## try-onyx
// recon_top_level
module recon_top_level#(parameter WIDTH = 15)( 
input [WIDTH:0] Xo, Zo , Yo,
input clk,
input ext_reset,
input [1:0] sel,
output [WIDTH:0] mac_out,
output [WIDTH:0] f,
input af_en,
output complete
);
Size in the first run: roughly 200 flip-flops, about 86 I/O pins.
make LEC_CHECK=0 ABC_AREA=1 CAP_MARGIN=20 CORE_MARGIN=2 CORE_UTILIZATION=70 CTS_CLUSTER_SIZE=72 SETUP_SLACK_MARGIN=1.53 SLEW_MARGIN=20 finish   # period 5.08 ns
run.sh (not shown) runs the stock make flow with config.mk's settings and CLKGATE_MAP_FILE=.
try-onyx | ERROR | 4_1_cts
Edits applied to the flow inputs when going from try-onyx to try-yarrow:
Settings: swapping 72 for 74 in CTS_CLUSTER_SIZE; clearing SETUP_SLACK_MARGIN, which used to be 1.53; swapping 70 for 68 in CORE_UTILIZATION; swapping 5.08 for 5.75 in the clock period (ns, I/O delays scaled along).
Notes after the runs:
Among try-onyx and try-yarrow, the run that stopped before the end is try-onyx, and it is the only one. 4_1_cts: try-onyx exited with error. [compare] base=try-onyx new=try-yarrow: area of the core region +1.7%, placed wire-length estimate after detailed placement +2.7%, height of the chip +1.4%, number of enable flip-flop cells ~0 delta, initial core utilization -1.2 points. Diff try-onyx..try-yarrow | number of standard cells reported by yosys | negligible. Compared with try-onyx, in try-yarrow chip footprint moved up; area of placed instances moved down.
Setup changes, try-yarrow to try-raven
Settings: ABC_AREA no longer set, was 1; CTS_CLUSTER_SIZE no longer set, was 74; the clock period (ns, I/O delays scaled along) now 6.88, was 5.75.
Notes after the runs:
try-raven: flow complete, layout not clean; failing: setup timing
Fmax: try-raven below try-yarrow
[compare] base=try-yarrow new=try-raven: critical path depth now sits lower; part of the Yosys area used for sequential elements now sits lower.
Changes observed in try-raven relative to try-yarrow: fill cell instance count of the final layout picked up an extra 182, cell area +130 sq um.
Diff try-yarrow -> try-raven: initial antenna violation count climbed 1, register share of the cell area comparable.
Comparing try-yarrow and try-raven, the lower proportion of power drawn by combinational gates was measured on try-raven.
The first element of the critical path comes out inneuron.hyperbolic.dt.Yout[1] in one run and inneuron.hyperbolic.dt.Yout[3] in the other, namely in try-yarrow and try-raven respectively.
The run showing the greater final critical delay including setup and external delays is try-raven.
The higher final worst-path setup slack came out of try-raven.
The pin count of the biggest net entering global routing reported for try-raven is smaller than that of try-yarrow by 20.


== job 9726 ==
Starting RTL as in the previous note.
export LEC_CHECK = 0
export ABC_AREA = 1
export CAP_MARGIN = 20
export CELL_PAD_IN_SITES_DETAIL_PLACEMENT = 0
export CELL_PAD_IN_SITES_GLOBAL_PLACEMENT = 2
export CORE_MARGIN = 2
export CORE_UTILIZATION = 40
export CTS_CLUSTER_DIAMETER = 57
export CTS_CLUSTER_SIZE = 83
export GPL_ROUTABILITY_DRIVEN = 1
export GPL_TIMING_DRIVEN = 1
export MAX_ROUTING_LAYER = met4
export SETUP_SLACK_MARGIN = 0.57
export SLEW_MARGIN = 20
export TNS_END_PERCENT = 35
create_clock -name core_clock -period 8.31 [get_ports {clk}]
Both conditions hold for job 9726: the flow ran to the end and the final layout passed the timing, DRC and antenna checks.
--- input diff job 9726..job 4313 ---
Settings: GPL_ROUTABILITY_DRIVEN: 1 -> unset; CORE_UTILIZATION: 40 -> 66; MAX_ROUTING_LAYER: met4 -> unset; CTS_CLUSTER_SIZE: 83 -> unset; CTS_CLUSTER_DIAMETER: 57 -> unset; TNS_END_PERCENT: 35 -> unset; CELL_PAD_IN_SITES_DETAIL_PLACEMENT: 0 -> unset; SETUP_SLACK_MARGIN: 0.57 -> unset; GPL_TIMING_DRIVEN: 1 -> unset; CELL_PAD_IN_SITES_GLOBAL_PLACEMENT: 2 -> unset; ABC_AREA: 1 -> unset; the clock period (ns, I/O delays scaled along): 8.31 -> 9.1.
[summary]
- Job 4313 was carried through to the last stage, and its layout satisfied the timing, DRC and antenna checks.
- Job 9726 -> job 4313: HPWL reported at the end of detailed placement decreased by a few percent
- Going from job 9726 to job 4313, final worst-path setup slack shrank by 0.71 ns; area of the mapped netlist grew by 3.9%; total power after layout shrank by about 7%; routed wire length grew by 640 µm; global-route usage grew by 13 points.
- Looking at largest voltage drop on the vdd net across job 4313 and job 9726, the one that comes out higher is job 9726.
Input-level comparison between job 9103 and job 4313:
Settings: setting CTS_CLUSTER_DIAMETER to 400 for the first time; setting ABC_AREA to 1 for the first time; changing CORE_UTILIZATION from 66 to 72; changing the clock period (ns, I/O delays scaled along) from 9.1 to 2.87.
--- outcome ---
Relative to job 4313, number of cells in the yosys synthesis report increased by 372 in job 9103. Relative to job 4313, number of library cell types mapped by synthesis has decreased by 38 in job 9103. Lower area of the synthesized netlist per yosys stat among job 4313 and job 9103: job 9103. Job 9103 vs. job 4313: net count of the mapped netlist climbed 372; area after synthesis lost about 3.7%. Comparing job 4313 and job 9103, the lower instance tally after logic synthesis was measured on job 4313. Floorplan-stage core utilization: job 9103 > job 4313. The lower die area came out of job 9103. Job 9103: it failed with a tool error in detailed placement, so there are no final results. Relative to job 4313, the width of the die measured on job 9103 has decreased by a few percent. The xor-xnor portion of the synthesized cell area number comes out higher for job 9103 vs job 4313.
Input changes introduced in job 3834 (baseline for comparison: job 9103):
Settings: setting CORE_ASPECT_RATIO to 1.32 for the first time; setting CTS_CLUSTER_SIZE to 98 for the first time; setting SETUP_SLACK_MARGIN to -0.15 for the first time; changing the clock period (ns, I/O delays scaled along) from 2.87 to 2.55.
==> comparison <==
Job 9103 never completed, since it errored out during detailed placement. Job 3834: it failed with a tool error in detailed placement, so there are no final results. Diff job 9103..job 3834 | area of the placeable core | negligible. As far as cell count in the Yosys report goes, job 9103 and job 3834 are indistinguishable; the numbers are identical. [compare] base=job 9103 new=job 3834: weighted congestion at the end of routability-driven global placement went up 1.0%, number of cell rows increased by 9 relative to the old numbers. Job 9103 has lower height of the die than job 3834. From job 3834 to job 9103, chip area estimate from yosys synthesis did not move at all. Changes observed in job 3834 relative to job 9103: synthesized-area fraction occupied by adder cells now sits at about the same level; core utilization at floorplan essentially unchanged; width of the die fell by 13%; chip area essentially unchanged; number of top-level design ports has remained practically unchanged.


branch garnet:
Starting RTL as in the previous note.
clock: 12.9 ns
lec_check: 0
abc_area: 0
cap_margin: 20
cell_pad_in_sites_detail_placement: 2
cell_pad_in_sites_global_placement: 2
core_aspect_ratio: 1.14
core_margin: 6
core_utilization: 71
cts_cluster_diameter: 291
gpl_routability_driven: 0
gpl_timing_driven: 0
min_routing_layer: met2
place_density_lb_addon: 0.17
setup_slack_margin: 1.63
slew_margin: 20
tns_end_percent: 80
branch garnet failed in global placement without I/O (3_1_place_gp_skip_io) with FLW-0024.
Input-level comparison between branch indigo and branch garnet:
- CORE_UTILIZATION: 71 -> 45
- MIN_ROUTING_LAYER: met2 -> met1
- GPL_TIMING_DRIVEN: 0 -> unset
- SLEW_MARGIN: 20 -> 40
- CTS_CLUSTER_SIZE: unset -> 100
- CTS_CLUSTER_DIAMETER: 291 -> 246
- TNS_END_PERCENT: 80 -> 35
- CELL_PAD_IN_SITES_GLOBAL_PLACEMENT: 2 -> unset
- CELL_PAD_IN_SITES_DETAIL_PLACEMENT: 2 -> unset
- PLACE_DENSITY_LB_ADDON: 0.17 -> 0.28
- ABC_AREA: 0 -> 1
- CORE_ASPECT_RATIO: 1.14 -> 0.5
- SETUP_SLACK_MARGIN: 1.63 -> 0.07
Findings:
No stage failed in branch indigo, and the final checks on the layout all came back clean. Compared with branch garnet, branch indigo shows a higher share of the synthesized netlist area taken by xor and xnor gates. Between branch garnet and branch indigo, die boundary width increased. Die area ended up about 50% higher on branch indigo than on branch garnet. Per the comparison of branch indigo with branch garnet, area figure in the yosys stat output decreased 3.7%, total nets after synthesis went up by 372, and-or/or-and share of the synthesized area has decreased, synthesized cell count moved up. What branch indigo reported for number of cells in Yosys stat has to be multiplied by 0.868 to get the figure for branch garnet. As of branch indigo, cell area after technology mapping had fallen by a few percent compared to branch garnet.


== v56 ==
The RTL this note starts from:
==> flow/design.v <==
`timescale 1ns / 1ps
module add_sub #(parameter WIDTH = 15)(
input signed [WIDTH:0] a,b,
input sel, 
output signed [WIDTH:0] out
);
wire [WIDTH+1:0] sum;
assign sum = sel?a-b:a+b;
assign out = {sum[WIDTH+1],sum[WIDTH-1:0]};
endmodule
`timescale 1ns / 1ps
module mux #(parameter WIDTH = 15)(
input [WIDTH:0] a,b,
input sel,
output [WIDTH:0]out
);
assign out = sel?b:a;
endmodule
`timescale 1ns / 1ps
module shifter#(parameter WIDTH = 15)(
input signed [WIDTH:0] a,
output signed [WIDTH:0] b,
input m , 
input [3:0] i
);
assign b = m? (a)>>>i :((i!=0)?(a)>>>(i-1):a);
endmodule
`timescale 1ns / 1ps
module rom#(parameter WIDTH = 15)(
input clk,
input sel ,
input [3:0] i,
output [WIDTH:0] rom_out
    );
 reg [WIDTH:0] rom_mem [0:19] ;
 initial begin
 rom_mem[0] =  16'b0000010000000000;
 rom_mem[1] =  16'b0000001000000000;
 rom_mem[2] =  16'b0000000100000000;
 rom_mem[3] =  16'b0000000010000000;
 rom_mem[4] =  16'b0000000001000000;
 rom_mem[5] =  16'b0000000000100000;
 rom_mem[6] =  16'b0000000000010000;
 rom_mem[7] =  16'b0000000000001000;
 rom_mem[8] =  16'b0000000000000100;
 rom_mem[9] =  16'b0000000000000010;
 rom_mem[10] =  16'b0000001000110010;
 rom_mem[11] =  16'b0000000100000110;
 rom_mem[12] =  16'b0000000010000001;
 rom_mem[13] =  16'b0000000001000000;
 rom_mem[14] =  16'b0000000000100000;
 rom_mem[15] =  16'b0000000000010000;
 rom_mem[16] =  16'b0000000000001000;
 rom_mem[17] =  16'b0000000000000100;
 rom_mem[18] =  16'b0000000000000010;
 rom_mem[19] =  16'b0000000000000001;
 end   
 assign rom_out = sel?rom_mem[i+9]:rom_mem[i-1];
endmodule
`timescale 1ns / 1ps
module recon_controlpath(
input clk,reset,
output reg selmx,selmy,selmz,
output reg [3:0]  i
);
reg start;
always @ (posedge clk) begin
    if(reset) begin 
        i <= 0;
        selmx <= 0;
        selmy <= 0;
        selmz <= 0; 
        start <= 1;
    end
    else if(start) begin
        if(i!=0) begin
        selmx <= 1;
        selmy <= 1;
        selmz <= 1; 
        end
        if(i != 10) begin
         i <= i+1;
        end
        else if (i==10) begin
            start <= 0;
            i <= 0;
            selmx <= 0;
            selmy <= 0;
            selmz <= 0; 
        end
    end
end
endmodule
`timescale 1ns / 1ps
module recon_datapath#(parameter WIDTH = 15)(
input clk,
input m,div,
input [WIDTH:0] Xo,Yo,Zo ,
input selmx,selmy,selmz,
output reg [WIDTH:0] Xout,Yout, Zout,
input [WIDTH:0] z_rom,
input [3:0] i
);
wire [WIDTH:0] x_mux, y_mux , z_mux;
wire [WIDTH:0] x_asout, y_asout , z_asout; 
wire [WIDTH:0] x_fout;
mux m_x(Xo , Xout , selmx , x_mux);
mux m_y(Yo , Yout , selmy , y_mux);
mux m_z(Zo , Zout , selmz , z_mux);
reg [WIDTH:0] Xi , Yi , Zi;
wire di = div?(~y_mux[15]):z_mux[15];
always @ (posedge clk) begin 
if(i!=0) begin
    Xout <= x_fout;
    Yout <= y_asout;
    Zout <= z_asout;
end
end
wire [WIDTH:0] x_sft, y_sft; 
shifter shftx(x_mux ,x_sft ,m, i);
shifter shfty(y_mux ,y_sft,m, i);
add_sub X_as(x_mux , y_sft ,di, x_asout);
add_sub Y_as(y_mux , x_sft ,di, y_asout);
add_sub Z_as(z_mux , z_rom ,~(di), z_asout);
mux m_xout(x_mux, x_asout , m , x_fout);
endmodule
`timescale 1ns / 1ps
module recon#(parameter WIDTH = 15)(
input clk,reset,m,div,
input [WIDTH:0] Xo, Yo ,Zo,
output [WIDTH:0] Xout , Yout , Zout,
output [3:0] i
);
wire selmx,selmy,selmz;
wire [WIDTH:0] rom_out ;
recon_datapath dt(clk,m,div,Xo,Yo,Zo,selmx, selmy,selmz,Xout, Yout, Zout ,rom_out, i);
recon_controlpath ct(clk,reset,selmx,selmy,selmz,i);
rom rm(clk,m,i,rom_out);
endmodule
`timescale 1ns / 1ps
module latch#(parameter WIDTH=15)(
input [WIDTH:0] Xout,Yout,Zout,
input [3:0] i,
input clk,reset,
output reg [WIDTH:0] X_H,Y_H,Z_H,
input af_en);
always@(posedge clk) begin
    if(reset) begin
        X_H<=16'b0;
        Y_H<=16'b0;
        Z_H<=16'b0;
    end
    else if(i==10&af_en)begin
        X_H<=16'b0000010011010100;
        Y_H<=16'b0;
        Z_H<=Yout;
    end
end
endmodule
`timescale 1ns / 1ps
module ResetLogic#(parameter WIDTH=15 )(
input ext_reset,
input clk,
output reg reset1,reset2,reset3,complete
);
reg [5:0] counter;
always@(posedge clk)begin
    if(ext_reset) begin
        reset1<=1;
        reset2<=1;
        reset3 <=1;
        complete <= 0;
        counter<=0;
    end
    else if(counter==0)begin
        counter<=counter+1;
        reset1<=0;
    end
    else if(counter==11) begin
        reset2<=0;
        counter <= counter + 1;
    end
    else if (counter == 22) begin 
        reset3 <= 0;
        counter <= counter + 1;
    end
    else if(counter ==33) begin
        complete <= 1;
    end
    else if(counter <34) begin 
        counter <= counter + 1;
    end
end
endmodule
`timescale 1ns / 1ps
module Neuron#(parameter WIDTH=15)(
input [WIDTH:0] Xo,Yo,Zo,
input clk,reset,
output [WIDTH:0] Sin_H,Cos_H,Z, 
output reset3,complete,
output [WIDTH:0] Yout,
input af_en
);
wire reset1,reset2;
wire zz;
assign Z=Yout;
wire[WIDTH:0] Xout,Zout;
wire [3:0] i1,i2;
wire [WIDTH:0] X_H,Y_H,Z_H;
reg [3:0] i1_d;
ResetLogic RL(reset,clk,reset1,reset2,reset3,complete);
recon linear(clk,reset1,1'b0,1'b0,Xo, Yo ,Zo,Xout , Yout , Zout, i1);
always @(posedge clk) i1_d <= i1;
latch l1(Xout,Yout,Zout, i1_d,clk,reset1,X_H,Y_H,Z_H,af_en);
recon hyperbolic(clk,reset2,1'b1,1'b0,X_H,Y_H,Z_H,Cos_H,Sin_H,zz,i2);
endmodule
`timescale 1ns / 1ps
module recon_top_level#(parameter WIDTH = 15)( 
input [WIDTH:0] Xo, Zo , Yo,
input clk,
input ext_reset,
input [1:0] sel,
output [WIDTH:0] mac_out,
output [WIDTH:0] f,
input af_en,
output complete
);
wire [WIDTH:0] z, coshz, sinhz;
wire reset3;
Neuron #(WIDTH)inneuron(Xo,Yo,Zo,clk,ext_reset, sinhz,coshz,z,reset3,complete,mac_out,af_en);
wire sign_z=z[WIDTH];
wire [WIDTH:0]relu ;
assign relu=sign_z?0:z;
wire [WIDTH:0] ez, ez_1;
add_sub #(WIDTH) adder1(coshz, sinhz, sel[0], ez);
add_sub #(WIDTH) adder2(ez, 16'b0000010000000000, sel[0], ez_1);
wire [WIDTH:0] w2,w3;
wire [WIDTH:0] divisor , dividend;
mux  #(WIDTH)m1(ez, coshz, sel[0], w2);
mux #(WIDTH) m2(ez_1, sinhz, sel[0], w3);
wire [WIDTH:0] div_out;
assign divisor =  {w3[15], (w3[14:0]>>2) };
assign dividend = {w2[15], (w2[14:0]>>2) };
wire [WIDTH:0] X_divout,Y_divout;
recon #(WIDTH) r_div(
 clk,reset3,1'b0,1'b1,
divisor, dividend ,16'b0,
 X_divout , Y_divout , div_out
);
assign f=sel[1]?(sel[0]?mac_out:relu):div_out;  
endmodule
clock: 8.5 ns
lec_check: 0
abc_area: 1
cap_margin: 20
cell_pad_in_sites_detail_placement: 1
cell_pad_in_sites_global_placement: 2
core_margin: 2
core_utilization: 40
cts_cluster_diameter: 155
slew_margin: 20
tns_end_percent: 15
The flow did not stop early for v56: all stages ran, and the layout cleared the timing, DRC and antenna checks.
#### Input delta (v58 over v56)
Settings: a change of CTS_CLUSTER_DIAMETER from 155 to 311; a change of CORE_UTILIZATION from 40 to 42; a deleted CELL_PAD_IN_SITES_GLOBAL_PLACEMENT that had been 2; an added CTS_CLUSTER_SIZE of 98; an added CORE_ASPECT_RATIO of 0.5; a change of TNS_END_PERCENT from 15 to 20; a change of CORE_MARGIN from 2 to 9; a deleted CELL_PAD_IN_SITES_DETAIL_PLACEMENT that had been 1.
Findings:
- Total net switching power, v58 and v56: smaller value in v58
- Higher clock power goes to v56 over v58.
- v58 vs v56 on maximum fanout encountered on the critical timing path: v58 is the higher one.
- Taking v56 as the reference, in v58 worst setup slack now smaller, largest incremental delay on the critical path shows no meaningful change, post-synthesis to final-layout area growth down 0.89 points, core utilization increased by 2.0 points relative to the old numbers.
Input-level comparison between v11 and v58:
Settings: CORE_UTILIZATION: 42 -> 40; CELL_PAD_IN_SITES_DETAIL_PLACEMENT: unset -> 1; TNS_END_PERCENT: 20 -> unset; CTS_CLUSTER_DIAMETER: 311 -> 155; ABC_AREA: 1 -> unset; CORE_ASPECT_RATIO: 0.5 -> unset; CTS_CLUSTER_SIZE: 98 -> unset; CORE_MARGIN: 9 -> 2.
==> results <==
In summary, v11 completed successfully, with a layout that passed the timing, DRC and antenna checks.
v11 does worse than v58 on minimum clock period.
Of v58 and v11, the higher total global routing track utilization belongs to v11.
The non-clock buffer count of v11 exceeds that of v58 by 100.
Run comparison: v11 critical-path cell with the highest stage delay sky130_fd_sc_hd__or4_1; v58 critical-path cell with the highest stage delay sky130_fd_sc_hd__clkdlybuf4s50_1
## Diff of input files: v51 against v11
Settings: CELL_PAD_IN_SITES_DETAIL_PLACEMENT removed (was 1); SETUP_SLACK_MARGIN newly set to 1.21; CTS_CLUSTER_DIAMETER removed (was 155); CORE_UTILIZATION changed from 40 to 64; SLEW_MARGIN changed from 20 to 40.
--- outcome ---
v51 reached the end of the flow, and the finished layout is clean on the timing, DRC and antenna checks.
v51 vs. v11: worst setup slack after layout picked up an extra 0.18 ns, clock group total power shrank by about 1%, critical path depth rose by about 2.6%.
Minimum period implied by the final worst setup slack for v51 is lower than for v11.
Power and IR drop assume default switching activity.
